===== design/flow/design.v =====
module testpc(
	clock,   
	reset,   
	pc,   
	instruction,   
	mem_data,   
	mem_addr,   
	mem_wdata,   
	mwrite_enable,
	mread_enable,
	regwrite_enable,   
	write_addr,   
	reg_write_data   
	);
	input clock, reset;
	input [15:0] instruction, mem_data;
	output [15:0] pc, mem_addr, mem_wdata;
	output [15:0] reg_write_data;
	output mwrite_enable, mread_enable, regwrite_enable;
	output [2:0] write_addr;
	reg [15:0] pc, read_data1, read_data2, ext_imm_data, alu_result;
	reg [15:0] reg_write_data;
	reg [15:0] jump_addr, branch_addr;
	reg [15:0] mwrite_addr, mread_addr;
	reg [6:0] imm_data;
	reg [2:0] read_addr1, read_addr2, write_addr;
	reg [1:0] result_sel;
	reg regwrite_enable, func_sel, imm_sel, mwrite_enable;
	reg mread_enable, memtoreg_sel, jump_enable, branch_enable;
	reg [15:0] reg_table[0:7];
	reg [15:0] c, temp;
	reg c1, c2, s1;
	wire [15:0] b1;
	wire [15:0] and_result, not_result;
	assign mem_addr = alu_result;
	assign mem_wdata = read_data2;
	always@(posedge clock or negedge reset)
	begin
		if(reset == 1'b0)
			pc <= 16'b0000000000000000;
		else if(branch_enable == 1'b1)
		begin
			if(alu_result == 0)
				pc <= pc + branch_addr;
			else
				pc <= pc + 16'b0000000000000001;
		end
		else if(jump_enable == 1'b1)
			pc <= 16'b0000000000000000 + jump_addr;
		else
			pc <= pc + 16'b0000000000000001;
	end
	always@(instruction)
	begin
		begin
			if(instruction[15:13] == 3'b001 && instruction[3:0] <= 4'b0010)   
			begin
				if(instruction[3:0] == 4'b0000)   
				begin
					read_addr1 = instruction[12:10]; 
					read_addr2 = instruction[9:7];  
					write_addr = instruction[6:4];  
					imm_data = 7'b0000000;
					mwrite_addr = 16'b0000000000000000;
					mread_addr = 16'b0000000000000000;
					jump_addr = 16'b0000000000000000;
					branch_addr = 16'b0000000000000000;
					regwrite_enable = 1'b1;
					func_sel = 1'b0;
					result_sel = 2'b00;
					imm_sel = 1'b0;
					mwrite_enable = 1'b0;
					mread_enable = 1'b0;
					memtoreg_sel = 1'b0;
					jump_enable = 1'b0;
					branch_enable = 1'b0;
				end
				else if(instruction[3:0] == 4'b0001)   
				begin
					read_addr1 = instruction[12:10];  
					read_addr2 = instruction[9:7];  
					write_addr = instruction[6:4];  
					imm_data = 7'b0000000;
					mwrite_addr = 16'b0000000000000000;
					mread_addr = 16'b0000000000000000;
					jump_addr = 16'b0000000000000000;
					branch_addr = 16'b0000000000000000;
					regwrite_enable = 1'b1;
					func_sel = 1'b0;
					result_sel = 2'b10;
					imm_sel = 1'b0;
					mwrite_enable = 1'b0;
					mread_enable = 1'b0;
					memtoreg_sel = 1'b0;
					jump_enable = 1'b0;
					branch_enable =	1'b0;		
				end
				else   
				begin
					read_addr1 = instruction[12:10];  
					read_addr2 = instruction[9:7];  
					write_addr = instruction[6:4];  
					imm_data = 7'b0000000;
					mwrite_addr = 16'b0000000000000000;
					mread_addr = 16'b0000000000000000;
					jump_addr = 16'b0000000000000000;
					branch_addr = 16'b0000000000000000;
					regwrite_enable = 1'b1;
					func_sel = 1'b0;
					result_sel = 2'b11;
					imm_sel = 1'b0;
					mwrite_enable = 1'b0;
					mread_enable = 1'b0;
					memtoreg_sel = 1'b0;
					jump_enable = 1'b0;
					branch_enable =	1'b0;		
				end
			end
			else if(instruction[15:13] == 3'b011)   
			begin
				read_addr1 = instruction[12:10];  
				read_addr2 = 3'b000; 
				write_addr = instruction[9:7];  
				imm_data = instruction[6:0];  
				mwrite_addr = 16'b0000000000000000;
				mread_addr = 16'b0000000000000000;
				jump_addr = 16'b0000000000000000;
				branch_addr = 16'b0000000000000000;
				regwrite_enable = 1'b1;
				func_sel = 1'b0;
				result_sel = 2'b00;
				imm_sel = 1'b1;
				mwrite_enable = 1'b0;
				mread_enable = 1'b0;
				memtoreg_sel = 1'b0;
				jump_enable = 1'b0;
				branch_enable =	1'b0;	
			end
			else if(instruction[15:13] == 3'b100)   
			begin
				read_addr1 = instruction[12:10]; 
				read_addr2 = 3'b000;  
				write_addr = instruction[9:7]; 
				imm_data = instruction[6:0];  
				mwrite_addr = 16'b0000000000000000;
				mread_addr = instruction[12:10];
				jump_addr = 16'b0000000000000000;
				branch_addr = 16'b0000000000000000;
				regwrite_enable = 1'b1;
				func_sel = 1'b0;
				result_sel = 2'b00;
				imm_sel = 1'b1;
				mwrite_enable = 1'b0;
				mread_enable = 1'b1;
				memtoreg_sel = 1'b1;
				jump_enable = 1'b0;
				branch_enable =	1'b0;	
			end
			else if(instruction[15:13] == 3'b101)   
			begin
				read_addr1 = instruction[12:10]; 
				read_addr2 = instruction[9:7];
				write_addr = 3'b000;
				imm_data = instruction[6:0]; 
				mwrite_addr = instruction[9:7]; 
				mread_addr = 16'b0000000000000000;
				jump_addr = 16'b0000000000000000;
				branch_addr = 16'b0000000000000000;
				regwrite_enable = 1'b0;
				func_sel = 1'b0;
				result_sel = 2'b00;
				imm_sel = 1'b1;
				mwrite_enable = 1'b1;
				mread_enable = 1'b0;
				memtoreg_sel = 1'b0;
				jump_enable = 1'b0;
				branch_enable =	1'b0;	
			end
			else if(instruction[15:13] == 3'b110)   
			begin
				read_addr1 = instruction[12:10]; 
				read_addr2 = instruction[9:7]; 
				write_addr = 3'b000;
				imm_data = instruction[6:0]; 
				mwrite_addr = 16'b0000000000000000;
				mread_addr = 16'b0000000000000000;
				jump_addr = 16'b0000000000000000;
				branch_addr = instruction[6:0];
				regwrite_enable = 1'b0;
				func_sel = 1'b1;
				result_sel = 2'b00;
				imm_sel = 1'b0;
				mwrite_enable = 1'b0;
				mread_enable = 1'b0;
				memtoreg_sel = 1'b0;
				jump_enable = 1'b0;
				branch_enable =	1'b1;	
			end
			else if(instruction[15:13] == 3'b111)   
			begin
				read_addr1 = 3'b000;
				read_addr2 = 3'b000; 
				write_addr = 3'b000;
				imm_data = 7'b0000000;
				mwrite_addr = 16'b0000000000000000;
				mread_addr = 16'b0000000000000000;
				jump_addr = instruction[12:0];   
				branch_addr = 16'b0000000000000000;
				regwrite_enable = 1'b0;
				func_sel = 1'b0;
				result_sel = 2'b00;
				imm_sel = 1'b0;
				mwrite_enable = 1'b0;
				mread_enable = 1'b0;
				memtoreg_sel = 1'b0;
				jump_enable = 1'b1;
				branch_enable = 1'b0;	
			end
			else   
			begin
				read_addr1 = 3'b000;
				read_addr2 = 3'b000;
				write_addr = 3'b000;
				imm_data = 7'b0000000;
				mwrite_addr = 16'b0000000000000000;
				mread_addr = 16'b0000000000000000;
				jump_addr = 16'b0000000000000000;
				branch_addr = 16'b0000000000000000;
				regwrite_enable = 1'b0;
				func_sel = 1'b0;
				result_sel = 2'b00;
				imm_sel = 1'b0;
				mwrite_enable = 1'b0;
				mread_enable = 1'b0;
				memtoreg_sel = 1'b0;
				jump_enable = 1'b0;
				branch_enable =	1'b0;	
			end
		end
	end
	always@(alu_result, mem_data, memtoreg_sel)
	begin
		if(memtoreg_sel == 1'b1)
			reg_write_data = mem_data;
		else
			reg_write_data = alu_result;
	end
	always@(posedge clock or negedge reset)
	begin
		if(reset == 1'b0)   
		begin
			reg_table[0] <= 16'b0000000000000000;
			reg_table[1] <= 16'b0000000000000000;
			reg_table[2] <= 16'b0000000000000000;
			reg_table[3] <= 16'b0000000000000000;
			reg_table[4] <= 16'b0000000000000000;
			reg_table[5] <= 16'b0000000000000000;
			reg_table[6] <= 16'b0000000000000000;
			reg_table[7] <= 16'b0000000000000000;
		end
		else if(regwrite_enable == 1'b1)
			reg_table[write_addr] <= reg_write_data;
	end
	always@(*)
	begin
		read_data1 = reg_table[read_addr1];
		read_data2 = reg_table[read_addr2];
	end
	reg [15:0] mux_data;
	reg [15:0] adder_result;	
	always@(imm_data)
	begin
		if(imm_data[6] == 1'b1)
			ext_imm_data = 16'b1111111110000000 + imm_data;
		else
			ext_imm_data = 16'b0000000000000000 + imm_data;
	end
	always@(read_data2, ext_imm_data, imm_sel)
	begin
		if(imm_sel == 1'b0)
			mux_data = read_data2;
		else
			mux_data = ext_imm_data;
	end
	always@(mux_data, b1, func_sel)
	case(func_sel)
		1'b0 : temp = mux_data;
		1'b1 : temp = ~mux_data + 1;
	endcase
	assign b1 = temp;
	always@(*)
	begin
	adder_result[0] = read_data1[0] ^ b1[0];
	c[0] = read_data1[0] & b1[0];	
	s1 = b1[1] ^ c[0];
	c1 = b1[1] & c[0];
	adder_result[1] = read_data1[1] ^ s1;
	c2 = read_data1[1] & s1;
	c[1] = c1 | c2;
	s1 = b1[2] ^ c[1];
	c1 = b1[2] & c[1];
	adder_result[2] = read_data1[2] ^ s1;
	c2 = read_data1[2] & s1;
	c[2] = c1 | c2;	
	s1 = b1[3] ^ c[2];
	c1 = b1[3] & c[2];
	adder_result[3] = read_data1[3] ^ s1;
	c2 = read_data1[3] & s1;
	c[3] = c1 | c2;
	s1 = b1[4] ^ c[3];
	c1 = b1[4] & c[3];
	adder_result[4] = read_data1[4] ^ s1;
	c2 = read_data1[4] & s1;
	c[4] = c1 | c2;
	s1 = b1[5] ^ c[4];
	c1 = b1[5] & c[4];
	adder_result[5] = read_data1[5] ^ s1;
	c2 = read_data1[5] & s1;
	c[5] = c1 | c2;
	s1 = b1[6] ^ c[5];
	c1 = b1[6] & c[5];
	adder_result[6] = read_data1[6] ^ s1;
	c2 = read_data1[6] & s1;
	c[6] = c1 | c2;
	s1 = b1[7] ^ c[6];
	c1 = b1[7] & c[6];
	adder_result[7] = read_data1[7] ^ s1;
	c2 = read_data1[7] & s1;
	c[7] = c1 | c2;
	s1 = b1[8] ^ c[7];
	c1 = b1[8] & c[7];
	adder_result[8] = read_data1[8] ^ s1;
	c2 = read_data1[8] & s1;
	c[8] = c1 | c2;
	s1 = b1[9] ^ c[8];
	c1 = b1[9] & c[8];
	adder_result[9] = read_data1[9] ^ s1;
	c2 = read_data1[9] & s1;
	c[9] = c1 | c2;
	s1 = b1[10] ^ c[9];
	c1 = b1[10] & c[9];
	adder_result[10] = read_data1[10] ^ s1;
	c2 = read_data1[10] & s1;
	c[10] = c1 | c2;
	s1 = b1[11] ^ c[10];
	c1 = b1[11] & c[10];
	adder_result[11] = read_data1[11] ^ s1;
	c2 = read_data1[11] & s1;
	c[11] = c1 | c2;
	s1 = b1[12] ^ c[11];
	c1 = b1[12] & c[11];
	adder_result[12] = read_data1[12] ^ s1;
	c2 = read_data1[12] & s1;
	c[12] = c1 | c2;
	s1 = b1[13] ^ c[12];
	c1 = b1[13] & c[12];
	adder_result[13] = read_data1[13] ^ s1;
	c2 = read_data1[13] & s1;
	c[13] = c1 | c2;
	s1 = b1[14] ^ c[13];
	c1 = b1[14] & c[13];
	adder_result[14] = read_data1[14] ^ s1;
	c2 = read_data1[14] & s1;
	c[14] = c1 | c2;
	s1 = b1[15] ^ c[14];
	c1 = b1[15] & c[14];
	adder_result[15] = read_data1[15] ^ s1;
	c2 = read_data1[15] & s1;
	c[15] = c1 | c2;
	end
	assign and_result = read_data1 & mux_data;
	assign not_result = ~read_data1 + mux_data;
	always@(adder_result, and_result, not_result, result_sel)
	case(result_sel)
		2'b00 : alu_result = adder_result;
		2'b01 : 
		begin
			if(adder_result >= 0)
				alu_result = 8'b00000000;
			else
				alu_result = 8'b00000001;
		end
		2'b10 : alu_result = and_result;
		2'b11 : alu_result = not_result;
	endcase
endmodule

===== design/flow/run.sh =====
#!/bin/bash
# the make line also repeats each setting of config.mk as NAME=value (left out here)
make -C /OpenROAD-flow-scripts/flow DESIGN_CONFIG=/design/flow/config.mk WORK_HOME=/design/flow/orfs CLKGATE_MAP_FILE= finish

===== design/flow/config.mk =====
export PLATFORM = sky130hd
export DESIGN_NAME = testpc
export DESIGN_NICKNAME = testpc
export VERILOG_FILES = /design/flow/design.v
export SDC_FILE = /design/flow/constraint.sdc
export NUM_CORES = 4
export LEC_CHECK = 0
export CAP_MARGIN = 30
export CORE_ASPECT_RATIO = 0.53
export CORE_MARGIN = 2
export CORE_UTILIZATION = 26
export GPL_TIMING_DRIVEN = 0
export HOLD_SLACK_MARGIN = -0.04
export SLEW_MARGIN = 20
export TNS_END_PERCENT = 40

===== design/flow/constraint.sdc =====
create_clock -name core_clock -period 16.0 [get_ports {clock}]
set_input_delay 3.2000 -clock core_clock [delete_from_list [all_inputs] [get_ports {clock}]]
set_output_delay 3.2000 -clock core_clock [all_outputs]
set_load 0.01 [all_outputs]

==> results of run 1 <==
==> layout make-up <==
cell class | count | area share (%)
multi-input combinational | 994 | 50.3
sequential | 144 | 26.1
timing repair buffer | 127 | 9.14
tap | 560 | 5.08
clock buffer | 21 | 3.27
buffer | 79 | 3.17
inverter | 70 | 1.91
clock inverter | 9 | 0.980
==> layer usage <==
layer | vias to the layer above | part of all wire [%]
met4 | 0 | 1.6
li1 | 4910 | -
met1 | 5702 | 49
met2 | 754 | 37
met5 | - | 0
met3 | 67 | 13
==> through the flow <==
stage / cells / util [%] / setup WS, ns
2_1_floorplan: 1287 / - / 0.694
3_3_place_gp: 1946 / 30.6 / -2.15
3_5_place_dp: 1961 / 31.0 / -1.94
4_1_cts: 1998 / 33.1 / 0.0201
5_1_grt: 2004 / 33.3 / 0.132
6_report: 2004 / 33.3 / 0.455
==> repair_timing <==
item	in CTS	in global routing
setup endpoints to repair	9	3
setup buffers	7	3
cloned	0	0
pin swaps	6	4
gates resized	85	11
endpoints found under the hold margin	0	0
==> impl_results.html, run 1 <==
<p>Metrics extracted from the flow reports.</p>
<table>
<tr><th>Metric</th><th>Value</th></tr>
<tr><th colspan="2">Setup path</th></tr>
<tr><td>Number of cells traversed by the worst register-to-register path</td><td>32</td></tr>
<tr><td>Largest fanout of any net on the critical path</td><td>10</td></tr>
<tr><td>Worst endpoint required time</td><td>12.80 ns</td></tr>
<tr><td>Startpoint of the most critical register-to-register path</td><td>reg_table[3][0]$_DFFE_PN0P_</td></tr>
<tr><td>Critical R2R Capture</td><td>pc[13]$_DFF_PN0_</td></tr>
<tr><td>Critical path's largest stage delay</td><td>0.54 ns</td></tr>
<tr><td>Kind of cell adding the most delay to the critical path</td><td>adder cells</td></tr>
<tr><td>Nature of the critical path endpoint</td><td>output pin</td></tr>
<tr><td>Most frequent cell on the critical path</td><td>sky130_fd_sc_hd__fa_2</td></tr>
<tr><td>Cell depth of the worst setup path</td><td>32</td></tr>
<tr><td>Buffer and inverter count on the worst path</td><td>8</td></tr>
<tr><td>Termination of the worst setup path</td><td>reg_write_data[14]</td></tr>
<tr><td>Worst Path Arrival</td><td>12.34 ns</td></tr>
<tr><td>Start point of the critical path</td><td>instruction[15]</td></tr>
<tr><td>Critical path class</td><td>in2out</td></tr>
<tr><td>Slowest CP cell</td><td>sky130_fd_sc_hd__or4b_4</td></tr>
<tr><td>Critical path launch point type</td><td>primary input</td></tr>
<tr><td>Reg-to-reg slack, setup</td><td>6.71 ns</td></tr>
<tr><th colspan="2">Clock network</th></tr>
<tr><td>CTS tree</td><td>yes</td></tr>
<tr><td>Clock transition at the registers of the reported paths</td><td>0.06 ns</td></tr>
<tr><td>Total number of H-tree levels</td><td>4</td></tr>
<tr><td>Clk latency late pin</td><td>0.45 ns</td></tr>
<tr><td>Max Buffers Root-to-Sink</td><td>2</td></tr>
<tr><td>Clock buffer count from CTS</td><td>17</td></tr>
<tr><td>Hold Buf Count CTS</td><td>0</td></tr>
<tr><td>Clock tree sinks</td><td>144</td></tr>
<tr><td>CTS root buf</td><td>sky130_fd_sc_hd__clkbuf_16</td></tr>
<tr><th colspan="2">Cells and area</th></tr>
<tr><td>FF+latch area</td><td>3600 um2</td></tr>
<tr><td>NumNets Final</td><td>1523</td></tr>
<tr><td>Post-synthesis to final-layout area growth</td><td>25.9%</td></tr>
<tr><td>Final cell area excluding filler cells</td><td>13800 um2</td></tr>
<tr><td>Multi-input gate area</td><td>6940 um2</td></tr>
<tr><td>Fill cells</td><td>4312</td></tr>
<tr><th colspan="2">Logic synthesis</th></tr>
<tr><td>Number of synthesized flops with an enable pin</td><td>0</td></tr>
<tr><td>Area fraction in compound gates after synthesis</td><td>23.5%</td></tr>
<tr><td>Cell type with the highest aggregate area in the netlist</td><td>sky130_fd_sc_hd__dfrtp_1</td></tr>
<tr><td>Synth Net Count</td><td>1377</td></tr>
<tr><td>Average size of a mapped cell</td><td>8.51 um2</td></tr>
<tr><td>Number of distinct library cells after synthesis</td><td>70</td></tr>
<tr><td>Adder share</td><td>7.50%</td></tr>
<tr><td>Logic family by area</td><td>AND-OR/OR-AND gates</td></tr>
<tr><td>Share of synthesized area occupied by flip-flops and latches</td><td>32.9%</td></tr>
<tr><td>Synth warn</td><td>2</td></tr>
<tr><td>Syn Inst Count</td><td>1287</td></tr>
<tr><td>Yosys Instances</td><td>1287</td></tr>
<tr><td>FF+latch count, synth</td><td>144</td></tr>
<tr><td>Ranking of synthesized cells by instance count</td><td>144 x sky130_fd_sc_hd__dfrtp_1, 143 x sky130_fd_sc_hd__nand2_1, 119 x sky130_fd_sc_hd__nor2_1</td></tr>
<tr><td>Biggest area cells</td><td>sky130_fd_sc_hd__dfrtp_1 33%, sky130_fd_sc_hd__mux2_2 6.1%, sky130_fd_sc_hd__o21ai_0 4.9%, sky130_fd_sc_hd__nand2_1 4.9%, sky130_fd_sc_hd__ha_1 4.6%</td></tr>
<tr><td>Syn Std Cell Area</td><td>10900 um2</td></tr>
<tr><td>Share of flip-flops with an asynchronous set or reset</td><td>100%</td></tr>
<tr><td>Area of the synthesized netlist per yosys stat</td><td>10900 um2</td></tr>
<tr><td>Fraction of synthesized cell area taken by the top area cell type</td><td>32.9%</td></tr>
<tr><td>Cell with the most instances after synthesis</td><td>sky130_fd_sc_hd__dfrtp_1</td></tr>
<tr><td>XOR/XNOR Fraction of Synth Area</td><td>2.88%</td></tr>
<tr><td>Commonest flop</td><td>sky130_fd_sc_hd__dfrtp_1</td></tr>
<tr><td>Multiplexer fraction of the synthesized cell area</td><td>10.4%</td></tr>
<tr><td>Basic Gates by Area</td><td>17.5%</td></tr>
<tr><th colspan="2">Power</th></tr>
<tr><td>Overall power consumption</td><td>2.69 mW</td></tr>
<tr><td>Power per Cell Area</td><td>195 nW/um2</td></tr>
<tr><td>Switch Pwr</td><td>1.24 mW</td></tr>
<tr><td>Flip-flop and latch power</td><td>0.659 mW</td></tr>
<tr><td>Clock network power</td><td>0.420 mW</td></tr>
<tr><td>Peak ir drop on the vdd network</td><td>92.6 uV</td></tr>
<tr><td>Proportion of power drawn by flip-flops and latches</td><td>24.4%</td></tr>
<tr><td>Share of power burned in combinational logic</td><td>60.0%</td></tr>
<tr><td>Comb pwr</td><td>1.62 mW</td></tr>
<tr><td>Relative contribution of the clock network to total power</td><td>15.6%</td></tr>
<tr><td>Main power-consuming group</td><td>combinational cells</td></tr>
<tr><td>Fraction of power spent switching nets</td><td>46.0%</td></tr>
<tr><td>Leakage</td><td>5.82 nW</td></tr>
<tr><td>Pint</td><td>1.46 mW</td></tr>
<tr><th colspan="2">Place</th></tr>
<tr><td>Final Wtd Congestion</td><td>1.01</td></tr>
<tr><td>HPWL reported at the end of detailed placement</td><td>40300 um</td></tr>
<tr><td>Count of port buffers added during placement</td><td>99</td></tr>
<tr><td>Placement-stage cell area</td><td>12800 um2</td></tr>
<tr><th colspan="2">Die</th></tr>
<tr><td>Die boundary width</td><td>286 um</td></tr>
<tr><td>Ports placed on the boundary</td><td>104</td></tr>
<tr><td>Die area</td><td>43800 um2</td></tr>
<tr><td>Chip height</td><td>153 um</td></tr>
<tr><td>Site Rows</td><td>54</td></tr>
<tr><td>Floorplan Core Area</td><td>41300 um2</td></tr>
<tr><td>Floorplan utilization</td><td>26.5%</td></tr>
<tr><th colspan="2">Routing</th></tr>
<tr><td>Detailed-routing iteration count for the pre-antenna-repair pass</td><td>6</td></tr>
<tr><td>Total vias in the final route</td><td>11400</td></tr>
<tr><td>Post-Route WL</td><td>52000 um</td></tr>
<tr><td>DRC viols</td><td>0</td></tr>
<tr><td>DRT iter0 DRCs</td><td>1807</td></tr>
<tr><td>Average wire per standard cell</td><td>25.9 um</td></tr>
<tr><td>Via-per-instance ratio</td><td>5.71</td></tr>
<tr><td>N_diodes</td><td>0</td></tr>
<tr><td>Antenna Nets Post-Route</td><td>0</td></tr>
<tr><th colspan="2">Job</th></tr>
<tr><td>Count of tool warnings</td><td>41</td></tr>
<tr><td>Count of max-cap constraint violations</td><td>0</td></tr>
<tr><th colspan="2">STA</th></tr>
<tr><td>Final min period</td><td>15.54 ns</td></tr>
<tr><td>Clk_skew</td><td>0.0169 ns</td></tr>
<tr><td>Final Max-Slew Violation Tally</td><td>0</td></tr>
<tr><td>Final setup violation count</td><td>0</td></tr>
<tr><td>Crit share post-route</td><td>97.2%</td></tr>
<tr><td>Total negative setup slack</td><td>0 ns</td></tr>
<tr><td>Achievable Freq</td><td>0.0643 GHz</td></tr>
<tr><td>RSZ-0062 raised after global routing</td><td>false</td></tr>
<tr><td>Final Hold Slack</td><td>0.510 ns</td></tr>
<tr><td>Worst rel slew slack</td><td>32.6%</td></tr>
<tr><td>Worst Max-Slew Pin Slew</td><td>1.01 ns</td></tr>
<tr><td>Total count of hold-check failures in the final report</td><td>0</td></tr>
<tr><th colspan="2">Hold path</th></tr>
<tr><td>Hold Crit Endpoint</td><td>reg_table[7][12]$_DFFE_PN0P_</td></tr>
<tr><td>Worst hold-check path type</td><td>reg2reg</td></tr>
<tr><td>Number of cells on the worst hold path</td><td>2</td></tr>
<tr><td>Launch point of the worst hold path</td><td>reg_table[7][12]$_DFFE_PN0P_</td></tr>
<tr><th colspan="2">GRT</th></tr>
<tr><td>M2 GR Usage</td><td>29.0%</td></tr>
<tr><td>Number of global-route vias before repair</td><td>10400</td></tr>
<tr><td>First-pass GRT wire length</td><td>74500 um</td></tr>
<tr><td>Overall routing resource usage</td><td>23.4%</td></tr>
<tr><td>Remaining global-route overflow</td><td>0</td></tr>
<tr><td>Pin count of the biggest net entering global routing</td><td>92</td></tr>
<tr><td>Number of antenna violations at the first check in global routing</td><td>0</td></tr>
<tr><td>Global-route track usage on met1</td><td>37.3%</td></tr>
<tr><td>GR peak layer</td><td>met1</td></tr>
<tr><td>Met3 Resource Use GR</td><td>8.42%</td></tr>
<tr><th colspan="2">Outcome</th></tr>
<tr><td>Status</td><td>timing/DRC/antenna clean</td></tr>
</table>
==> run 2, diff against run 1 <==
Settings changed: CAP_MARGIN 30 to 20, CORE_ASPECT_RATIO 0.53 to unset, CORE_UTILIZATION 26 to 40, GPL_TIMING_DRIVEN 0 to unset, HOLD_SLACK_MARGIN -0.04 to unset, SETUP_SLACK_MARGIN set to 3.03, TNS_END_PERCENT 40 to unset.
Clock period 16.0 ns to 15.8 ns, I/O delays scaled along.
==> run 2 against run 1 <==
Effect of this change:
- via count decreased by 6.7%
- worst hold slack improved by 0.0095 ns
- synthesized cell count stayed put
- worst setup slack improved by 1.3 ns
- final cell count decreased by 12%
- first-iteration DRC count down 40%
- die area fell by 35%
- global-route usage increased by 4.8 points
- clock skew about the same
- critical path type unchanged
- critical endpoint is now reg_write_data[15]
- largest cell class unchanged
==> impl_results.html, run 2 <==
<p>Metrics extracted from the flow reports.</p>
<table>
<tr><th>Metric</th><th>Value</th></tr>
<tr><th colspan="2">Outcome</th></tr>
<tr><td>Status</td><td>timing/DRC/antenna clean</td></tr>
<tr><th colspan="2">Logic synthesis</th></tr>
<tr><td>Number of distinct library cells after synthesis</td><td>70</td></tr>
<tr><td>Average size of a mapped cell</td><td>8.51 um2</td></tr>
<tr><td>Area of the synthesized netlist per yosys stat</td><td>10900 um2</td></tr>
<tr><td>Cell with the most instances after synthesis</td><td>sky130_fd_sc_hd__dfrtp_1</td></tr>
<tr><td>Synth Net Count</td><td>1377</td></tr>
<tr><td>Number of synthesized flops with an enable pin</td><td>0</td></tr>
<tr><td>Area fraction in compound gates after synthesis</td><td>23.5%</td></tr>
<tr><td>Logic family by area</td><td>AND-OR/OR-AND gates</td></tr>
<tr><td>Yosys Instances</td><td>1287</td></tr>
<tr><td>Fraction of synthesized cell area taken by the top area cell type</td><td>32.9%</td></tr>
<tr><td>Biggest area cells</td><td>sky130_fd_sc_hd__dfrtp_1 33%, sky130_fd_sc_hd__mux2_2 6.1%, sky130_fd_sc_hd__o21ai_0 4.9%, sky130_fd_sc_hd__nand2_1 4.9%, sky130_fd_sc_hd__ha_1 4.6%</td></tr>
<tr><td>Share of synthesized area occupied by flip-flops and latches</td><td>32.9%</td></tr>
<tr><td>Syn Std Cell Area</td><td>10900 um2</td></tr>
<tr><td>FF+latch count, synth</td><td>144</td></tr>
<tr><td>Multiplexer fraction of the synthesized cell area</td><td>10.4%</td></tr>
<tr><td>Basic Gates by Area</td><td>17.5%</td></tr>
<tr><td>Syn Inst Count</td><td>1287</td></tr>
<tr><td>Commonest flop</td><td>sky130_fd_sc_hd__dfrtp_1</td></tr>
<tr><td>Adder share</td><td>7.50%</td></tr>
<tr><td>Ranking of synthesized cells by instance count</td><td>144 x sky130_fd_sc_hd__dfrtp_1, 143 x sky130_fd_sc_hd__nand2_1, 119 x sky130_fd_sc_hd__nor2_1</td></tr>
<tr><td>Synth warn</td><td>2</td></tr>
<tr><td>Share of flip-flops with an asynchronous set or reset</td><td>100%</td></tr>
<tr><td>Cell type with the highest aggregate area in the netlist</td><td>sky130_fd_sc_hd__dfrtp_1</td></tr>
<tr><td>XOR/XNOR Fraction of Synth Area</td><td>2.88%</td></tr>
<tr><th colspan="2">Power</th></tr>
<tr><td>Overall power consumption</td><td>2.78 mW</td></tr>
<tr><td>Fraction of power spent switching nets</td><td>44.7%</td></tr>
<tr><td>Share of power burned in combinational logic</td><td>60.8%</td></tr>
<tr><td>Main power-consuming group</td><td>combinational cells</td></tr>
<tr><td>Switch Pwr</td><td>1.24 mW</td></tr>
<tr><td>Leakage</td><td>5.91 nW</td></tr>
<tr><td>Flip-flop and latch power</td><td>0.668 mW</td></tr>
<tr><td>Comb pwr</td><td>1.69 mW</td></tr>
<tr><td>Proportion of power drawn by flip-flops and latches</td><td>24.0%</td></tr>
<tr><td>Clock network power</td><td>0.422 mW</td></tr>
<tr><td>Peak ir drop on the vdd network</td><td>87.5 uV</td></tr>
<tr><td>Relative contribution of the clock network to total power</td><td>15.2%</td></tr>
<tr><td>Pint</td><td>1.54 mW</td></tr>
<tr><td>Power per Cell Area</td><td>206 nW/um2</td></tr>
<tr><th colspan="2">Place</th></tr>
<tr><td>Final Wtd Congestion</td><td>0.997</td></tr>
<tr><td>HPWL reported at the end of detailed placement</td><td>29200 um</td></tr>
<tr><td>Number of placed instances with taps included</td><td>1706</td></tr>
<tr><td>Count of port buffers added during placement</td><td>103</td></tr>
<tr><td>Placement-stage cell area</td><td>12600 um2</td></tr>
<tr><td>Post-place setup slack</td><td>0.310 ns</td></tr>
<tr><th colspan="2">GRT</th></tr>
<tr><td>Number of antenna violations at the first check in global routing</td><td>0</td></tr>
<tr><td>Pin count of the biggest net entering global routing</td><td>74</td></tr>
<tr><td>Number of global-route vias before repair</td><td>10200</td></tr>
<tr><td>Overall routing resource usage</td><td>28.2%</td></tr>
<tr><td>First-pass GRT wire length</td><td>61400 um</td></tr>
<tr><td>Remaining global-route overflow</td><td>0</td></tr>
<tr><th colspan="2">Setup path</th></tr>
<tr><td>Largest fanout of any net on the critical path</td><td>10</td></tr>
<tr><td>Most frequent cell on the critical path</td><td>sky130_fd_sc_hd__fa_2</td></tr>
<tr><td>Worst Path Arrival</td><td>10.89 ns</td></tr>
<tr><td>Kind of cell adding the most delay to the critical path</td><td>adder cells</td></tr>
<tr><td>Slowest CP cell</td><td>sky130_fd_sc_hd__or4b_4</td></tr>
<tr><td>Critical path class</td><td>in2out</td></tr>
<tr><td>Critical path's largest stage delay</td><td>0.60 ns</td></tr>
<tr><td>Cell depth of the worst setup path</td><td>32</td></tr>
<tr><td>Start point of the critical path</td><td>instruction[3]</td></tr>
<tr><td>Number of cells traversed by the worst register-to-register path</td><td>32</td></tr>
<tr><td>Critical path launch point type</td><td>primary input</td></tr>
<tr><td>Critical R2R Capture</td><td>pc[9]$_DFF_PN0_</td></tr>
<tr><td>Worst endpoint required time</td><td>12.64 ns</td></tr>
<tr><td>Buffer and inverter count on the worst path</td><td>6</td></tr>
<tr><td>Nature of the critical path endpoint</td><td>output pin</td></tr>
<tr><td>Reg-to-reg slack, setup</td><td>6.81 ns</td></tr>
<tr><td>Termination of the worst setup path</td><td>reg_write_data[15]</td></tr>
<tr><td>Startpoint of the most critical register-to-register path</td><td>reg_table[3][0]$_DFFE_PN0P_</td></tr>
<tr><th colspan="2">Clock network</th></tr>
<tr><td>Clock transition at the registers of the reported paths</td><td>0.06 ns</td></tr>
<tr><td>CTS tree</td><td>yes</td></tr>
<tr><td>Clock buffer count from CTS</td><td>17</td></tr>
<tr><td>CTS root buf</td><td>sky130_fd_sc_hd__clkbuf_16</td></tr>
<tr><td>Total number of H-tree levels</td><td>4</td></tr>
<tr><td>Clk latency late pin</td><td>0.44 ns</td></tr>
<tr><td>Clock tree sinks</td><td>144</td></tr>
<tr><td>Max Buffers Root-to-Sink</td><td>2</td></tr>
<tr><td>Hold Buf Count CTS</td><td>0</td></tr>
<tr><th colspan="2">Die</th></tr>
<tr><td>Site Rows</td><td>60</td></tr>
<tr><td>Ports placed on the boundary</td><td>104</td></tr>
<tr><td>Die area</td><td>28700 um2</td></tr>
<tr><td>Floorplan Core Area</td><td>27000 um2</td></tr>
<tr><td>Chip height</td><td>169 um</td></tr>
<tr><td>Floorplan utilization</td><td>40.6%</td></tr>
<tr><td>Die boundary width</td><td>169 um</td></tr>
<tr><th colspan="2">STA</th></tr>
<tr><td>Final setup violation count</td><td>0</td></tr>
<tr><td>Worst Max-Slew Pin Slew</td><td>0.999 ns</td></tr>
<tr><td>Worst rel slew slack</td><td>31.5%</td></tr>
<tr><td>Final min period</td><td>14.05 ns</td></tr>
<tr><td>Final Max-Slew Violation Tally</td><td>0</td></tr>
<tr><td>Total negative setup slack</td><td>0 ns</td></tr>
<tr><td>Crit share post-route</td><td>88.9%</td></tr>
<tr><td>Total count of hold-check failures in the final report</td><td>0</td></tr>
<tr><td>Clk_skew</td><td>0.0172 ns</td></tr>
<tr><td>Achievable Freq</td><td>0.0712 GHz</td></tr>
<tr><td>RSZ-0062 raised after global routing</td><td>true</td></tr>
<tr><td>Final worst slack</td><td>1.75 ns</td></tr>
<tr><th colspan="2">Routing</th></tr>
<tr><td>Met2 layer wire length in the routed design</td><td>18200 um</td></tr>
<tr><td>Detailed-routing iteration count for the pre-antenna-repair pass</td><td>5</td></tr>
<tr><td>Top Layer Used</td><td>met4</td></tr>
<tr><td>Antenna Nets Post-Route</td><td>0</td></tr>
<tr><td>Total vias in the final route</td><td>10700</td></tr>
<tr><td>Routed metal-1 wire length</td><td>17200 um</td></tr>
<tr><td>Post-Route WL</td><td>39900 um</td></tr>
<tr><td>Average wire per standard cell</td><td>22.7 um</td></tr>
<tr><td>Via-per-instance ratio</td><td>6.06</td></tr>
<tr><td>DRT iter0 DRCs</td><td>1076</td></tr>
<tr><td>DRC viols</td><td>0</td></tr>
<tr><td>N_diodes</td><td>0</td></tr>
<tr><td>Total length of routed met3 wires</td><td>2780 um</td></tr>
<tr><th colspan="2">Hold path</th></tr>
<tr><td>Worst hold-check path type</td><td>reg2reg</td></tr>
<tr><td>Launch point of the worst hold path</td><td>reg_table[6][6]$_DFFE_PN0P_</td></tr>
<tr><td>Number of cells on the worst hold path</td><td>2</td></tr>
<tr><td>Hold Crit Endpoint</td><td>reg_table[6][6]$_DFFE_PN0P_</td></tr>
<tr><th colspan="2">Cells and area</th></tr>
<tr><td>Final cell area excluding filler cells</td><td>13500 um2</td></tr>
<tr><td>Final std cells w/o fill</td><td>1761</td></tr>
<tr><td>Post-synthesis to final-layout area growth</td><td>23.6%</td></tr>
<tr><td>NumNets Final</td><td>1497</td></tr>
<tr><td>Fill cells</td><td>2568</td></tr>
<tr><th colspan="2">Job</th></tr>
<tr><td>Count of tool warnings</td><td>44</td></tr>
<tr><td>Count of max-cap constraint violations</td><td>0</td></tr>
</table>
[run 2: area by class of cell]
cell class	instances	area, um2	area share, %
Clock inverter	13	151	1.12
Tap cell	341	427	3.15
Multi-Input combinational cell	994	7010	51.8
Timing Repair Buffer	180	1620	12.0
Sequential cell	144	3600	26.6
Clock buffer	19	453	3.35
Inverter	70	264	1.95
[run 2: layer usage]
| metal | vias up | GRT usage [%] |
|---|---|---|
| met5 | - | 0 |
| met4 | 0 | 13.1 |
| met3 | 109 | 4.52 |
| met2 | 497 | 44.4 |
| met1 | 5204 | 38.1 |
| li1 | 4861 | - |
[run 2: stage by stage]
step	utilization [%]	hold WS (ns)
2_1_floorplan	-	0.461
3_3_place_gp	46.9	0.491
3_5_place_dp	46.9	0.504
4_1_cts	49.6	0.519
5_1_grt	50.2	0.555
6_report	50.2	0.519
[run 2: what timing repair did]
action                                  in CTS  in global routing
pin swaps                                   23                 11
setup buffers                               15                  8
endpoints found under the setup margin      17                 17
gates resized                               76                 26
==> run 3, diff against run 2 <==
Settings changed: ABC_AREA set to 1, CORE_UTILIZATION 40 to 72, CTS_CLUSTER_DIAMETER set to 88, CTS_CLUSTER_SIZE set to 32, GPL_ROUTABILITY_DRIVEN set to 1, HOLD_SLACK_MARGIN set to 0.3, PLACE_DENSITY set to 0.7, SETUP_SLACK_MARGIN 3.03 to unset.
Clock period 15.8 ns to 11.9 ns, I/O delays scaled along.
==> run 3 against run 2 <==
Effect of this change:
- the run now fails in global routing
- die area is 41% lower
- synthesized cell count is 32% higher
- synthesized area is 4.0% higher
==> impl_results.html, run 3 <==
<h3>Run summary</h3>
<table>
<tr><th>Metric</th><th>Value</th></tr>
<tr><th colspan="2">Outcome</th></tr>
<tr><td>Status</td><td>aborted with a tool error</td></tr>
<tr><td>Exit stage</td><td>global routing</td></tr>
<tr><td>First error</td><td>[ERROR GRT-0232] Routing congestion too high. Check the congestion heatmap in the GUI.</td></tr>
<tr><th colspan="2">Clock network</th></tr>
<tr><td>Hold Buf Count CTS</td><td>0</td></tr>
<tr><td>Clock tree sinks</td><td>144</td></tr>
<tr><td>Max Buffers Root-to-Sink</td><td>2</td></tr>
<tr><td>Total number of H-tree levels</td><td>4</td></tr>
<tr><td>CTS root buf</td><td>sky130_fd_sc_hd__clkbuf_16</td></tr>
<tr><td>Clock buffer count from CTS</td><td>17</td></tr>
<tr><th colspan="2">Logic synthesis</th></tr>
<tr><td>Share of flip-flops with an asynchronous set or reset</td><td>100%</td></tr>
<tr><td>Biggest area cells</td><td>sky130_fd_sc_hd__dfrtp_1 32%, sky130_fd_sc_hd__nand2_1 17%, sky130_fd_sc_hd__o21ai_0 6.8%, sky130_fd_sc_hd__inv_1 6.5%, sky130_fd_sc_hd__nand3_1 6.5%</td></tr>
<tr><td>Cell type with the highest aggregate area in the netlist</td><td>sky130_fd_sc_hd__dfrtp_1</td></tr>
<tr><td>Number of distinct library cells after synthesis</td><td>51</td></tr>
<tr><td>Area fraction in compound gates after synthesis</td><td>14.0%</td></tr>
<tr><td>Logic family by area</td><td>simple AND/OR/NAND/NOR gates</td></tr>
<tr><td>Adder share</td><td>7.21%</td></tr>
<tr><td>Average size of a mapped cell</td><td>6.73 um2</td></tr>
<tr><td>Share of synthesized area occupied by flip-flops and latches</td><td>31.6%</td></tr>
<tr><td>Multiplexer fraction of the synthesized cell area</td><td>0%</td></tr>
<tr><td>Syn Std Cell Area</td><td>11400 um2</td></tr>
<tr><td>Synth warn</td><td>2</td></tr>
<tr><td>Number of synthesized flops with an enable pin</td><td>0</td></tr>
<tr><td>Cell with the most instances after synthesis</td><td>sky130_fd_sc_hd__nand2_1</td></tr>
<tr><td>Commonest flop</td><td>sky130_fd_sc_hd__dfrtp_1</td></tr>
<tr><td>Syn Inst Count</td><td>1693</td></tr>
<tr><td>Synth Net Count</td><td>1783</td></tr>
<tr><td>Ranking of synthesized cells by instance count</td><td>514 x sky130_fd_sc_hd__nand2_1, 196 x sky130_fd_sc_hd__inv_1, 154 x sky130_fd_sc_hd__o21ai_0</td></tr>
<tr><td>Area of the synthesized netlist per yosys stat</td><td>11400 um2</td></tr>
<tr><td>Basic Gates by Area</td><td>34.1%</td></tr>
<tr><td>XOR/XNOR Fraction of Synth Area</td><td>3.08%</td></tr>
<tr><td>Yosys Instances</td><td>1693</td></tr>
<tr><td>FF+latch count, synth</td><td>144</td></tr>
<tr><td>Fraction of synthesized cell area taken by the top area cell type</td><td>31.6%</td></tr>
<tr><th colspan="2">Die</th></tr>
<tr><td>Die boundary width</td><td>130 um</td></tr>
<tr><td>Floorplan Core Area</td><td>15300 um2</td></tr>
<tr><td>Floorplan utilization</td><td>74.4%</td></tr>
<tr><td>Die area</td><td>16800 um2</td></tr>
<tr><td>Chip height</td><td>130 um</td></tr>
<tr><td>Site Rows</td><td>45</td></tr>
<tr><td>Ports placed on the boundary</td><td>104</td></tr>
<tr><th colspan="2">Place</th></tr>
<tr><td>Placement-stage cell area</td><td>13500 um2</td></tr>
<tr><td>HPWL reported at the end of detailed placement</td><td>31600 um</td></tr>
<tr><td>Count of port buffers added during placement</td><td>103</td></tr>
<tr><td>Final Wtd Congestion</td><td>1.24</td></tr>
<tr><th colspan="2">GRT</th></tr>
<tr><td>Overall routing resource usage</td><td>80.6%</td></tr>
<tr><td>Remaining global-route overflow</td><td>7</td></tr>
</table>
[run 3: metal layers]
metal | track usage, % | overflow
met4 | 73.9 | 0
met2 | 93.0 | 7
met3 | 72.0 | 0
met5 | 41.8 | 0
met1 | 81.9 | 0
[run 3: what timing repair did]
action                                  in CTS
pin swaps                                   20
buffers inserted                             9
resized                                    100
endpoints found under the setup margin       7
[run 3: through the flow]
stage | utilization, % | TNS [ns] | setup slack, ns | cells
after CTS | 93.2 | -0.472 | -0.278 | 2130
after detailed placement | 88.3 | -5.52 | -1.19 | 2089
after global placement | 88.3 | -4.28 | -0.978 | 2089
after floorplan | - | 0 | 0.00978 | 1693
==> run 4, diff against run 3 <==
Settings changed: ABC_AREA 1 to unset, CORE_ASPECT_RATIO set to 0.54, CORE_UTILIZATION 72 to 40, CTS_CLUSTER_DIAMETER 88 to unset, CTS_CLUSTER_SIZE 32 to unset, GPL_ROUTABILITY_DRIVEN 1 to unset, HOLD_SLACK_MARGIN 0.3 to unset, PLACE_DENSITY 0.7 to 0.94, SETUP_SLACK_MARGIN set to -0.82.
Clock period 11.9 ns to 16.0 ns, I/O delays scaled along.
==> run 4 against run 3 <==
Effect of this change:
- the layout now fails its checks (negative setup slack)
- synthesized area fell by 3.9%
- synthesized cell count decreased by 24%
- die area rose by 71%
==> impl_results.html, run 4 <==
<p>Metrics extracted from the flow reports.</p>
<table>
<tr><th>Metric</th><th>Value</th></tr>
<tr><th colspan="2">Power</th></tr>
<tr><td>Leakage</td><td>5.79 nW</td></tr>
<tr><td>Proportion of power drawn by flip-flops and latches</td><td>25.6%</td></tr>
<tr><td>Relative contribution of the clock network to total power</td><td>14.6%</td></tr>
<tr><td>Fraction of power spent switching nets</td><td>46.0%</td></tr>
<tr><td>Flip-flop and latch power</td><td>0.668 mW</td></tr>
<tr><td>Pint</td><td>1.41 mW</td></tr>
<tr><td>Main power-consuming group</td><td>combinational cells</td></tr>
<tr><td>Switch Pwr</td><td>1.20 mW</td></tr>
<tr><td>Comb pwr</td><td>1.56 mW</td></tr>
<tr><td>Overall power consumption</td><td>2.61 mW</td></tr>
<tr><td>Clock network power</td><td>0.380 mW</td></tr>
<tr><td>Peak ir drop on the vdd network</td><td>104 uV</td></tr>
<tr><td>Share of power burned in combinational logic</td><td>59.8%</td></tr>
<tr><td>Power per Cell Area</td><td>197 nW/um2</td></tr>
<tr><th colspan="2">Setup path</th></tr>
<tr><td>Startpoint of the most critical register-to-register path</td><td>reg_table[3][0]$_DFFE_PN0P_</td></tr>
<tr><td>Critical path launch point type</td><td>primary input</td></tr>
<tr><td>Critical path class</td><td>in2out</td></tr>
<tr><td>Kind of cell adding the most delay to the critical path</td><td>adder cells</td></tr>
<tr><td>Start point of the critical path</td><td>instruction[14]</td></tr>
<tr><td>Buffer and inverter count on the worst path</td><td>7</td></tr>
<tr><td>Critical R2R Capture</td><td>pc[9]$_DFF_PN0_</td></tr>
<tr><td>Reg-to-reg slack, setup</td><td>6.16 ns</td></tr>
<tr><td>Critical path's largest stage delay</td><td>0.56 ns</td></tr>
<tr><td>Worst endpoint required time</td><td>12.80 ns</td></tr>
<tr><td>Termination of the worst setup path</td><td>reg_write_data[15]</td></tr>
<tr><td>Cell depth of the worst setup path</td><td>35</td></tr>
<tr><td>Number of cells traversed by the worst register-to-register path</td><td>31</td></tr>
<tr><td>Worst Path Arrival</td><td>13.04 ns</td></tr>
<tr><td>Largest fanout of any net on the critical path</td><td>8</td></tr>
<tr><td>Nature of the critical path endpoint</td><td>output pin</td></tr>
<tr><td>Slowest CP cell</td><td>sky130_fd_sc_hd__or4b_1</td></tr>
<tr><td>Most frequent cell on the critical path</td><td>sky130_fd_sc_hd__fa_1</td></tr>
<tr><th colspan="2">Logic synthesis</th></tr>
<tr><td>Syn Inst Count</td><td>1287</td></tr>
<tr><td>Basic Gates by Area</td><td>17.5%</td></tr>
<tr><td>Yosys Instances</td><td>1287</td></tr>
<tr><td>Multiplexer fraction of the synthesized cell area</td><td>10.4%</td></tr>
<tr><td>Area fraction in compound gates after synthesis</td><td>23.5%</td></tr>
<tr><td>FF+latch count, synth</td><td>144</td></tr>
<tr><td>Number of synthesized flops with an enable pin</td><td>0</td></tr>
<tr><td>Share of flip-flops with an asynchronous set or reset</td><td>100%</td></tr>
<tr><td>Fraction of synthesized cell area taken by the top area cell type</td><td>32.9%</td></tr>
<tr><td>Share of synthesized area occupied by flip-flops and latches</td><td>32.9%</td></tr>
<tr><td>Cell with the most instances after synthesis</td><td>sky130_fd_sc_hd__dfrtp_1</td></tr>
<tr><td>Number of distinct library cells after synthesis</td><td>70</td></tr>
<tr><td>Area of the synthesized netlist per yosys stat</td><td>10900 um2</td></tr>
<tr><td>Commonest flop</td><td>sky130_fd_sc_hd__dfrtp_1</td></tr>
<tr><td>Cell type with the highest aggregate area in the netlist</td><td>sky130_fd_sc_hd__dfrtp_1</td></tr>
<tr><td>Ranking of synthesized cells by instance count</td><td>144 x sky130_fd_sc_hd__dfrtp_1, 143 x sky130_fd_sc_hd__nand2_1, 119 x sky130_fd_sc_hd__nor2_1</td></tr>
<tr><td>Logic family by area</td><td>AND-OR/OR-AND gates</td></tr>
<tr><td>Synth Net Count</td><td>1377</td></tr>
<tr><td>Biggest area cells</td><td>sky130_fd_sc_hd__dfrtp_1 33%, sky130_fd_sc_hd__mux2_2 6.1%, sky130_fd_sc_hd__o21ai_0 4.9%, sky130_fd_sc_hd__nand2_1 4.9%, sky130_fd_sc_hd__ha_1 4.6%</td></tr>
<tr><td>Syn Std Cell Area</td><td>10900 um2</td></tr>
<tr><td>XOR/XNOR Fraction of Synth Area</td><td>2.88%</td></tr>
<tr><td>Synth warn</td><td>2</td></tr>
<tr><td>Average size of a mapped cell</td><td>8.51 um2</td></tr>
<tr><td>Adder share</td><td>7.50%</td></tr>
<tr><th colspan="2">Routing</th></tr>
<tr><td>DRC viols</td><td>0</td></tr>
<tr><td>N_diodes</td><td>0</td></tr>
<tr><td>Total vias in the final route</td><td>11300</td></tr>
<tr><td>Average wire per standard cell</td><td>23.3 um</td></tr>
<tr><td>Antenna Nets Post-Route</td><td>0</td></tr>
<tr><td>Via-per-instance ratio</td><td>6.34</td></tr>
<tr><td>Detailed-routing iteration count for the pre-antenna-repair pass</td><td>6</td></tr>
<tr><td>DRT iter0 DRCs</td><td>2031</td></tr>
<tr><td>Post-Route WL</td><td>41600 um</td></tr>
<tr><th colspan="2">Clock network</th></tr>
<tr><td>Total number of H-tree levels</td><td>4</td></tr>
<tr><td>Clk latency late pin</td><td>0.44 ns</td></tr>
<tr><td>Clock tree sinks</td><td>144</td></tr>
<tr><td>CTS tree</td><td>yes</td></tr>
<tr><td>Post CTS Setup Buffer Count</td><td>0</td></tr>
<tr><td>Hold Buf Count CTS</td><td>0</td></tr>
<tr><td>Clock transition at the registers of the reported paths</td><td>0.06 ns</td></tr>
<tr><td>Max Buffers Root-to-Sink</td><td>2</td></tr>
<tr><td>CTS root buf</td><td>sky130_fd_sc_hd__clkbuf_16</td></tr>
<tr><td>Clock buffer count from CTS</td><td>17</td></tr>
<tr><td>Count of instances resized after the clock tree is built</td><td>0</td></tr>
<tr><th colspan="2">GRT</th></tr>
<tr><td>Pin count of the biggest net entering global routing</td><td>74</td></tr>
<tr><td>Number of antenna violations at the first check in global routing</td><td>0</td></tr>
<tr><td>Overall routing resource usage</td><td>28.9%</td></tr>
<tr><td>First-pass GRT wire length</td><td>63800 um</td></tr>
<tr><td>Remaining global-route overflow</td><td>0</td></tr>
<tr><td>Number of global-route vias before repair</td><td>10500</td></tr>
<tr><th colspan="2">STA</th></tr>
<tr><td>Crit share post-route</td><td>101%</td></tr>
<tr><td>Final worst slack</td><td>-0.238 ns</td></tr>
<tr><td>Clk_skew</td><td>0.0136 ns</td></tr>
<tr><td>Final min period</td><td>16.24 ns</td></tr>
<tr><td>Achievable Freq</td><td>0.0616 GHz</td></tr>
<tr><td>Worst Max-Slew Pin Slew</td><td>0.945 ns</td></tr>
<tr><td>Final Max-Slew Violation Tally</td><td>0</td></tr>
<tr><td>Total count of hold-check failures in the final report</td><td>0</td></tr>
<tr><td>Final setup violation count</td><td>2</td></tr>
<tr><td>Worst rel slew slack</td><td>35.2%</td></tr>
<tr><th colspan="2">Die</th></tr>
<tr><td>Die area</td><td>28800 um2</td></tr>
<tr><td>Floorplan utilization</td><td>40.8%</td></tr>
<tr><td>Site Rows</td><td>44</td></tr>
<tr><td>Ports placed on the boundary</td><td>104</td></tr>
<tr><td>Die boundary width</td><td>229 um</td></tr>
<tr><td>Chip height</td><td>126 um</td></tr>
<tr><td>Floorplan Core Area</td><td>26900 um2</td></tr>
<tr><th colspan="2">Job</th></tr>
<tr><td>Count of max-cap constraint violations</td><td>0</td></tr>
<tr><td>Count of tool warnings</td><td>41</td></tr>
<tr><th colspan="2">Place</th></tr>
<tr><td>Final Wtd Congestion</td><td>1.01</td></tr>
<tr><td>Post-place setup slack</td><td>-0.212 ns</td></tr>
<tr><td>HPWL reported at the end of detailed placement</td><td>30900 um</td></tr>
<tr><td>Count of port buffers added during placement</td><td>103</td></tr>
<tr><td>Number of placed instances with taps included</td><td>1752</td></tr>
<tr><th colspan="2">Cells and area</th></tr>
<tr><td>Final std cells w/o fill</td><td>1784</td></tr>
<tr><td>NumNets Final</td><td>1493</td></tr>
<tr><td>Post-synthesis to final-layout area growth</td><td>21.1%</td></tr>
<tr><th colspan="2">Hold path</th></tr>
<tr><td>Launch point of the worst hold path</td><td>reg_table[5][12]$_DFFE_PN0P_</td></tr>
<tr><td>Worst hold-check path type</td><td>reg2reg</td></tr>
<tr><td>Number of cells on the worst hold path</td><td>2</td></tr>
<tr><td>Hold Crit Endpoint</td><td>reg_table[5][12]$_DFFE_PN0P_</td></tr>
<tr><th colspan="2">Outcome</th></tr>
<tr><td>Status</td><td>failed layout checks</td></tr>
<tr><td>List of failed layout checks</td><td>negative setup slack</td></tr>
</table>
==> run 4: stage by stage <==
| stage | instance area [um2] | hold slack [ns] | TNS, ns | utilization, % |
|---|---|---|---|---|
| detailed placement | 12700 | 0.491 | -0.212 | 47.3 |
| CTS | 13200 | 0.505 | -0.233 | 49.3 |
| global route | 13300 | 0.543 | -1.82 | 49.4 |
| floorplan | 10900 | 0.461 | 0 | - |
| finish | 13300 | 0.513 | -0.334 | 49.4 |
| global placement | 12700 | 0.488 | 0 | 47.3 |
==> run 4: routing by layer <==
| layer | GRT usage, % | wire length [um] | up-vias |
|---|---|---|---|
| met1 | 42.8 | 17400 | 5405 |
| met4 | 8.52 | 1310 | 0 |
| met2 | 39.6 | 16400 | 916 |
| met3 | 9.58 | 6480 | 126 |
| li1 | - | - | 4856 |
| met5 | 0 | 0 | - |
==> run 4: layout make-up <==
type | count | area, um2
clock inverter | 13 | 104
sequential | 144 | 3600
inverter | 70 | 263
tap | 368 | 460
clock buffer | 19 | 443
multi-input combinational | 994 | 6810
fill | 2517 | 13600
timing repair buffer | 176 | 1580
==> run 5, diff against run 4 <==
Settings changed: CORE_ASPECT_RATIO 0.54 to unset, CORE_UTILIZATION 40 to 63, PLACE_DENSITY 0.94 to unset, PLACE_DENSITY_LB_ADDON set to 0.06, SETUP_SLACK_MARGIN -0.82 to 3.04.
Clock period 16.0 ns to 10.6 ns, I/O delays scaled along.
==> run 5 against run 4 <==
Effect of this change:
- still fails the layout checks on negative setup slack
- final cell count increased by 0.50%
- total power up 100%
- clock power grew 64%
- register-to-register slack got worse by 4.6 ns
- first-iteration DRC count fell by 13%
- critical endpoint unchanged
- via count up 13%
- sequential power increased by 54%
- global-route usage up 19 points
- sequential share of layout area is 3.4 points lower
- largest power group unchanged
- non-clock buffer count grew 151
- worst hold slack better by 0.0035 ns
==> impl_results.html, run 5 <==
<p>Metrics extracted from the flow reports.</p>
<table>
<tr><th>Metric</th><th>Value</th></tr>
<tr><th colspan="2">Logic synthesis</th></tr>
<tr><td>Synth Net Count</td><td>1377</td></tr>
<tr><td>Commonest flop</td><td>sky130_fd_sc_hd__dfrtp_1</td></tr>
<tr><td>Basic Gates by Area</td><td>17.5%</td></tr>
<tr><td>Cell type with the highest aggregate area in the netlist</td><td>sky130_fd_sc_hd__dfrtp_1</td></tr>
<tr><td>Number of synthesized flops with an enable pin</td><td>0</td></tr>
<tr><td>Multiplexer fraction of the synthesized cell area</td><td>10.4%</td></tr>
<tr><td>Share of flip-flops with an asynchronous set or reset</td><td>100%</td></tr>
<tr><td>Logic family by area</td><td>AND-OR/OR-AND gates</td></tr>
<tr><td>Syn Std Cell Area</td><td>10900 um2</td></tr>
<tr><td>Syn Inst Count</td><td>1287</td></tr>
<tr><td>Ranking of synthesized cells by instance count</td><td>144 x sky130_fd_sc_hd__dfrtp_1, 143 x sky130_fd_sc_hd__nand2_1, 119 x sky130_fd_sc_hd__nor2_1</td></tr>
<tr><td>Synth warn</td><td>2</td></tr>
<tr><td>FF+latch count, synth</td><td>144</td></tr>
<tr><td>Area fraction in compound gates after synthesis</td><td>23.5%</td></tr>
<tr><td>Area of the synthesized netlist per yosys stat</td><td>10900 um2</td></tr>
<tr><td>Yosys Instances</td><td>1287</td></tr>
<tr><td>Number of distinct library cells after synthesis</td><td>70</td></tr>
<tr><td>Average size of a mapped cell</td><td>8.51 um2</td></tr>
<tr><td>XOR/XNOR Fraction of Synth Area</td><td>2.88%</td></tr>
<tr><td>Adder share</td><td>7.50%</td></tr>
<tr><td>Share of synthesized area occupied by flip-flops and latches</td><td>32.9%</td></tr>
<tr><td>Biggest area cells</td><td>sky130_fd_sc_hd__dfrtp_1 33%, sky130_fd_sc_hd__mux2_2 6.1%, sky130_fd_sc_hd__o21ai_0 4.9%, sky130_fd_sc_hd__nand2_1 4.9%, sky130_fd_sc_hd__ha_1 4.6%</td></tr>
<tr><td>Fraction of synthesized cell area taken by the top area cell type</td><td>32.9%</td></tr>
<tr><td>Cell with the most instances after synthesis</td><td>sky130_fd_sc_hd__dfrtp_1</td></tr>
<tr><th colspan="2">GRT</th></tr>
<tr><td>Global-route track usage on met1</td><td>56.9%</td></tr>
<tr><td>Pin count of the biggest net entering global routing</td><td>74</td></tr>
<tr><td>M2 GR Usage</td><td>74.7%</td></tr>
<tr><td>Number of antenna violations at the first check in global routing</td><td>2</td></tr>
<tr><td>Number of global-route vias before repair</td><td>12100</td></tr>
<tr><td>Overall routing resource usage</td><td>47.5%</td></tr>
<tr><td>Remaining global-route overflow</td><td>0</td></tr>
<tr><td>First-pass GRT wire length</td><td>66500 um</td></tr>
<tr><td>Met3 Resource Use GR</td><td>14.5%</td></tr>
<tr><td>GR peak layer</td><td>met2</td></tr>
<tr><th colspan="2">Setup path</th></tr>
<tr><td>Critical R2R Capture</td><td>pc[9]$_DFF_PN0_</td></tr>
<tr><td>Worst endpoint required time</td><td>8.48 ns</td></tr>
<tr><td>Slowest CP cell</td><td>sky130_fd_sc_hd__or4b_4</td></tr>
<tr><td>Startpoint of the most critical register-to-register path</td><td>reg_table[7][0]$_DFFE_PN0P_</td></tr>
<tr><td>Kind of cell adding the most delay to the critical path</td><td>adder cells</td></tr>
<tr><td>Nature of the critical path endpoint</td><td>output pin</td></tr>
<tr><td>Critical path class</td><td>in2out</td></tr>
<tr><td>Largest fanout of any net on the critical path</td><td>3</td></tr>
<tr><td>Number of cells traversed by the worst register-to-register path</td><td>31</td></tr>
<tr><td>Most frequent cell on the critical path</td><td>sky130_fd_sc_hd__fa_2</td></tr>
<tr><td>Start point of the critical path</td><td>instruction[3]</td></tr>
<tr><td>Termination of the worst setup path</td><td>reg_write_data[15]</td></tr>
<tr><td>Buffer and inverter count on the worst path</td><td>6</td></tr>
<tr><td>Reg-to-reg slack, setup</td><td>1.52 ns</td></tr>
<tr><td>Worst Path Arrival</td><td>10.06 ns</td></tr>
<tr><td>Critical path's largest stage delay</td><td>0.56 ns</td></tr>
<tr><td>Critical path launch point type</td><td>primary input</td></tr>
<tr><td>Cell depth of the worst setup path</td><td>32</td></tr>
<tr><th colspan="2">STA</th></tr>
<tr><td>Final Max-Slew Violation Tally</td><td>0</td></tr>
<tr><td>Final worst slack</td><td>-1.58 ns</td></tr>
<tr><td>Crit share post-route</td><td>115%</td></tr>
<tr><td>RSZ-0062 raised after global routing</td><td>true</td></tr>
<tr><td>Worst Max-Slew Pin Slew</td><td>1.04 ns</td></tr>
<tr><td>Total count of hold-check failures in the final report</td><td>0</td></tr>
<tr><td>Final min period</td><td>12.18 ns</td></tr>
<tr><td>Achievable Freq</td><td>0.0821 GHz</td></tr>
<tr><td>Worst rel slew slack</td><td>30.1%</td></tr>
<tr><td>Clk_skew</td><td>0.0222 ns</td></tr>
<tr><td>Final setup violation count</td><td>12</td></tr>
<tr><td>Total negative setup slack</td><td>-9.54 ns</td></tr>
<tr><th colspan="2">Job</th></tr>
<tr><td>Count of max-cap constraint violations</td><td>0</td></tr>
<tr><td>Count of tool warnings</td><td>44</td></tr>
<tr><th colspan="2">Die</th></tr>
<tr><td>Floorplan utilization</td><td>64.0%</td></tr>
<tr><td>Ports placed on the boundary</td><td>104</td></tr>
<tr><td>Die area</td><td>18400 um2</td></tr>
<tr><td>Floorplan Core Area</td><td>17100 um2</td></tr>
<tr><td>Site Rows</td><td>48</td></tr>
<tr><td>Die boundary width</td><td>136 um</td></tr>
<tr><td>Chip height</td><td>136 um</td></tr>
<tr><th colspan="2">Power</th></tr>
<tr><td>Peak ir drop on the vdd network</td><td>300 uV</td></tr>
<tr><td>Share of power burned in combinational logic</td><td>68.5%</td></tr>
<tr><td>Switch Pwr</td><td>2.43 mW</td></tr>
<tr><td>Fraction of power spent switching nets</td><td>46.2%</td></tr>
<tr><td>Pint</td><td>2.82 mW</td></tr>
<tr><td>Main power-consuming group</td><td>combinational cells</td></tr>
<tr><td>Clock network power</td><td>0.625 mW</td></tr>
<tr><td>Leakage</td><td>6.85 nW</td></tr>
<tr><td>Relative contribution of the clock network to total power</td><td>11.9%</td></tr>
<tr><td>Power per Cell Area</td><td>346 nW/um2</td></tr>
<tr><td>Flip-flop and latch power</td><td>1.03 mW</td></tr>
<tr><td>Proportion of power drawn by flip-flops and latches</td><td>19.6%</td></tr>
<tr><td>Comb pwr</td><td>3.60 mW</td></tr>
<tr><th colspan="2">Clock network</th></tr>
<tr><td>Clock transition at the registers of the reported paths</td><td>0.07 ns</td></tr>
<tr><td>Clk latency late pin</td><td>0.45 ns</td></tr>
<tr><td>Total number of H-tree levels</td><td>4</td></tr>
<tr><td>CTS tree</td><td>yes</td></tr>
<tr><td>Max Buffers Root-to-Sink</td><td>2</td></tr>
<tr><td>Clock buffer count from CTS</td><td>17</td></tr>
<tr><td>CTS root buf</td><td>sky130_fd_sc_hd__clkbuf_16</td></tr>
<tr><td>Clock tree sinks</td><td>144</td></tr>
<tr><th colspan="2">Outcome</th></tr>
<tr><td>List of failed layout checks</td><td>negative setup slack</td></tr>
<tr><td>Status</td><td>failed layout checks</td></tr>
<tr><th colspan="2">Place</th></tr>
<tr><td>Final Wtd Congestion</td><td>1.01</td></tr>
<tr><td>Number of placed instances with taps included</td><td>1707</td></tr>
<tr><td>Count of port buffers added during placement</td><td>103</td></tr>
<tr><td>HPWL reported at the end of detailed placement</td><td>30000 um</td></tr>
<tr><th colspan="2">Hold path</th></tr>
<tr><td>Hold Crit Endpoint</td><td>reg_table[3][4]$_DFFE_PN0P_</td></tr>
<tr><td>Number of cells on the worst hold path</td><td>2</td></tr>
<tr><td>Launch point of the worst hold path</td><td>reg_table[3][4]$_DFFE_PN0P_</td></tr>
<tr><td>Worst hold-check path type</td><td>reg2reg</td></tr>
<tr><th colspan="2">Cells and area</th></tr>
<tr><td>NumNets Final</td><td>1644</td></tr>
<tr><td>Final std cells w/o fill</td><td>1793</td></tr>
<tr><td>Fill cells</td><td>833</td></tr>
<tr><td>Post-synthesis to final-layout area growth</td><td>38.6%</td></tr>
<tr><th colspan="2">Routing</th></tr>
<tr><td>Detailed-routing iteration count for the pre-antenna-repair pass</td><td>12</td></tr>
<tr><td>Average wire per standard cell</td><td>27.1 um</td></tr>
<tr><td>Antenna Nets Post-Route</td><td>0</td></tr>
<tr><td>DRT iter0 DRCs</td><td>1760</td></tr>
<tr><td>Via-per-instance ratio</td><td>7.15</td></tr>
<tr><td>DRC viols</td><td>0</td></tr>
<tr><td>Total vias in the final route</td><td>12800</td></tr>
<tr><td>Post-Route WL</td><td>48700 um</td></tr>
</table>
-- run 5: repair_timing --
action | CTS | global route
hold buffers | 0 | 0
pin swaps | 59 | 43
buffers inserted | 34 | 19
endpoints found under the setup margin | 120 | 112
resized | 232 | 95
-- run 5: through the flow --
| stage | hold WS (ns) | setup WS (ns) | total power [mW] | instance area, um2 | util [%] |
|---|---|---|---|---|---|
| final | 0.516 | -1.58 | 5.25 | 15200 | 88.6 |
| after global routing | 0.550 | -1.75 | 5.41 | 15200 | 88.6 |
| after CTS | 0.511 | -1.38 | 4.68 | 14700 | 85.9 |
| after detailed placement | 0.494 | -2.43 | 3.64 | 13500 | 78.8 |
| after global placement | 0.480 | -2.30 | 3.55 | 13500 | 78.8 |
| after floorplan | 0.461 | -1.42 | 2.34 | 11300 | - |
-- run 5: final cells by class --
cell class	instances	area (um2)	area share (%)
repair buffers	327	2950	19.4
clock buffers	17	425	2.80
clock inverters	15	179	1.18
inverters	70	267	1.76
well taps	225	282	1.86
flip-flops and latches	144	3600	23.7
multi-input cells	994	7470	49.2
diodes	1	2.50	0.0165
-- run 5: layer usage --
metal	part of all wire (%)	wire, um	vias up
li1	-	-	5167
met1	33	15900	5963
met2	43	21000	1206
met3	15	7130	472
met4	9.4	4560	4
met5	0.12	57	-
Power figures rest on the tool's default switching activity, not on a simulated workload.
